Setup of exp/maple:
// MIPS
module MIPS(clk, reset, imem_addr, imem_data, dmem_addr, dmem_wdata, dmem_we, dmem_rdata);
Size in the first run: roughly 4000 cells after synthesis, about 1300 flip-flops, ~160 I/O pins, about 60000 sq um of cells after synthesis.
export LEC_CHECK = 0
export CAP_MARGIN = 20
export CORE_MARGIN = 2
export CORE_UTILIZATION = 65
export MAX_ROUTING_LAYER = met4
export SETUP_SLACK_MARGIN = 4.12
export SLEW_MARGIN = 20
export TNS_END_PERCENT = 5
create_clock -name core_clock -period 15.2 [get_ports {clk}]
run.sh (not shown) runs the stock make flow with config.mk's settings and CLKGATE_MAP_FILE=.
The final report for exp/maple shows a completed flow and a layout that fails verification, specifically negative setup slack.
#### Input delta (exp/delta over exp/maple)
Settings: clearing MAX_ROUTING_LAYER, which used to be met4; clearing SETUP_SLACK_MARGIN, which used to be 4.12; clearing TNS_END_PERCENT, which used to be 5; swapping 15.2 for 19.2 in the clock period (ns, I/O delays scaled along).
==> results <==
- Every stage of exp/delta finished as expected; the final checks, on the other hand, flagged negative setup slack, which means the layout fails.
- exp/maple → exp/delta: wire length went down by 30000 microns, worst slack at placement +4.09 ns, total power shrank by 24%, fraction of area in registers moved up.
Here is what was changed in the inputs of exp/willow compared with exp/delta.
Settings: changing CORE_UTILIZATION from 65 to 66; setting SETUP_SLACK_MARGIN to -1.44 for the first time; setting TNS_END_PERCENT to 5 for the first time; changing the clock period (ns, I/O delays scaled along) from 19.2 to 19.7.
### Flow results
Layout checks on exp/willow: not met. Flow itself completed; violations: negative setup slack. Although it ran to completion, exp/delta produced a layout that fails the final checks because of negative setup slack. Total power: exp/willow < exp/delta. exp/willow: via count higher than exp/delta. | post-route core utilization | higher: exp/willow |.

========
oak:
Starting RTL as in the previous note.
==> flow/config.mk <==
export PLATFORM = sky130hd
export DESIGN_NAME = MIPS
export DESIGN_NICKNAME = MIPS
export VERILOG_FILES = /design/flow/design.v
export SDC_FILE = /design/flow/constraint.sdc
export NUM_CORES = 4
export LEC_CHECK = 0
export ABC_AREA = 0
export CAP_MARGIN = 35
export CELL_PAD_IN_SITES_DETAIL_PLACEMENT = 1
export CELL_PAD_IN_SITES_GLOBAL_PLACEMENT = 2
export CORE_MARGIN = 5
export CORE_UTILIZATION = 40
export CTS_CLUSTER_SIZE = 86
export GPL_ROUTABILITY_DRIVEN = 0
export GPL_TIMING_DRIVEN = 0
export MAX_ROUTING_LAYER = met4
export MIN_ROUTING_LAYER = met1
export PLACE_DENSITY = 0.37
export SLEW_MARGIN = 15
==> flow/constraint.sdc <==
create_clock -name core_clock -period 41.6 [get_ports {clk}]
set_input_delay 8.3200 -clock core_clock [delete_from_list [all_inputs] [get_ports {clk}]]
set_output_delay 8.3200 -clock core_clock [all_outputs]
set_load 0.01 [all_outputs]
oak: PASS, flow complete, no timing, DRC or antenna violations
Relative to oak, the following input files were edited for pine:
# oak
export LEC_CHECK = 0
export ABC_AREA = 0
export CAP_MARGIN = 35
export CELL_PAD_IN_SITES_DETAIL_PLACEMENT = 1
export CELL_PAD_IN_SITES_GLOBAL_PLACEMENT = 2
export CORE_MARGIN = 5
export CORE_UTILIZATION = 40
export CTS_CLUSTER_SIZE = 86
export GPL_ROUTABILITY_DRIVEN = 0
export GPL_TIMING_DRIVEN = 0
export MAX_ROUTING_LAYER = met4
export MIN_ROUTING_LAYER = met1
export PLACE_DENSITY = 0.37
export SLEW_MARGIN = 15
create_clock -name core_clock -period 41.6 [get_ports {clk}]
# pine
export LEC_CHECK = 0
export CAP_MARGIN = 20
export CORE_MARGIN = 2
export CORE_UTILIZATION = 54
export SLEW_MARGIN = 20
create_clock -name core_clock -period 23.7 [get_ports {clk}]
[summary]
Re largest net degree at the start of global routing: oak and pine aren't equal, and the lower value belongs to oak.
Cell count after synthesis came out exactly the same in oak and pine.
Reported net switching power (pine vs. oak) increases by more than half
pine against oak; die outline width is down by more than 10%.

========
run A:
Starting RTL as in the previous note.
make LEC_CHECK=0 CAP_MARGIN=20 CORE_MARGIN=2 CORE_UTILIZATION=58 CTS_CLUSTER_DIAMETER=81 HOLD_SLACK_MARGIN=-0.09 SLEW_MARGIN=20 TNS_END_PERCENT=5 finish   # period 12.6 ns
Although it ran to completion, run A produced a layout that fails the final checks because of setup timing.
[inputs] run B vs run A
--- a/flow/config.mk
+++ b/flow/config.mk
@@ -8,7 +8,4 @@
 export CAP_MARGIN = 20
 export CORE_MARGIN = 2
-export CORE_UTILIZATION = 58
-export CTS_CLUSTER_DIAMETER = 81
-export HOLD_SLACK_MARGIN = -0.09
+export CORE_UTILIZATION = 40
 export SLEW_MARGIN = 20
-export TNS_END_PERCENT = 5
==> flow/constraint.sdc <==
create_clock -name core_clock -period 24.0 [get_ports {clk}]
set_input_delay 4.8000 -clock core_clock [delete_from_list [all_inputs] [get_ports {clk}]]
set_output_delay 4.8000 -clock core_clock [all_outputs]
set_load 0.01 [all_outputs]
==> results <==
- Run B went all the way through synthesis, placement and routing and the layout is clean on timing, DRC and antenna.
- Final clock period utilization by the worst path (higher): run A
- Side by side, worst setup slack after layout turned out higher in run B than in run A.
- Compared with run A, run B shows a critical path data required time that is 11.42 ns higher.
- Comparing run A and run B, number of non-clock buffers is higher on run A.
- Summary of run B over run A: combined flip-flop and latch cell area level; utilization shrank by 27 points; global-route wire length before repair now sits lower.
Edits applied to the flow inputs when going from run B to run C:
--- a/flow/config.mk
+++ b/flow/config.mk
@@ -6,6 +6,9 @@
 export NUM_CORES = 4
 export LEC_CHECK = 0
-export CAP_MARGIN = 20
+export CAP_MARGIN = 0
+export CELL_PAD_IN_SITES_GLOBAL_PLACEMENT = 2
 export CORE_MARGIN = 2
-export CORE_UTILIZATION = 40
+export CORE_UTILIZATION = 32
+export CTS_CLUSTER_SIZE = 37
+export MIN_ROUTING_LAYER = met1
 export SLEW_MARGIN = 20
--- outcome ---
Share of total power consumed by net switching essentially unchanged between run C and run B.
Between run C and run B, the number of non-clock buffers in the layout is lower for run B.
Delta (run C minus run B): largest net degree at the start of global routing dropped 9, global-route usage dropped 3.0 points, net switching power climbed about 3.7%, count of clock-buffer cells in the layout climbed about 3.4%, via count dropped 471.
Taking run B as the reference, in run C number of placement rows now larger; number of global-route vias before repair picked up an extra about 0.8%.
The following lists how run D was set up differently from run C:
==> flow/config.mk <==
export PLATFORM = sky130hd
export DESIGN_NAME = MIPS
export DESIGN_NICKNAME = MIPS
export VERILOG_FILES = /design/flow/design.v
export SDC_FILE = /design/flow/constraint.sdc
export NUM_CORES = 4
export LEC_CHECK = 0
export CAP_MARGIN = 20
export CORE_MARGIN = 2
export CORE_UTILIZATION = 70
export CTS_CLUSTER_DIAMETER = 203
export CTS_CLUSTER_SIZE = 20
export SLEW_MARGIN = 20
==> flow/constraint.sdc <==
create_clock -name core_clock -period 19.2 [get_ports {clk}]
set_input_delay 3.8400 -clock core_clock [delete_from_list [all_inputs] [get_ports {clk}]]
set_output_delay 3.8400 -clock core_clock [all_outputs]
set_load 0.01 [all_outputs]
==> comparison <==
On global-route usage, the lower figure sits with run C, not run D. Of run D and run C, the run reporting the higher transition time at the pin with the least slew margin was run D. In terms of area taken by flip-flops and latches, run C and run D differ only marginally. Run C → run D: utilization after layout moved up, area growth from synthesis to layout decreased 6.4 points, design area shrank by 0.0039 mm2. Summary across run D and run C: the single failing run is run D. Run D completed end to end; final checks failed (setup timing).
Power is estimated from default activity; no workload was simulated.
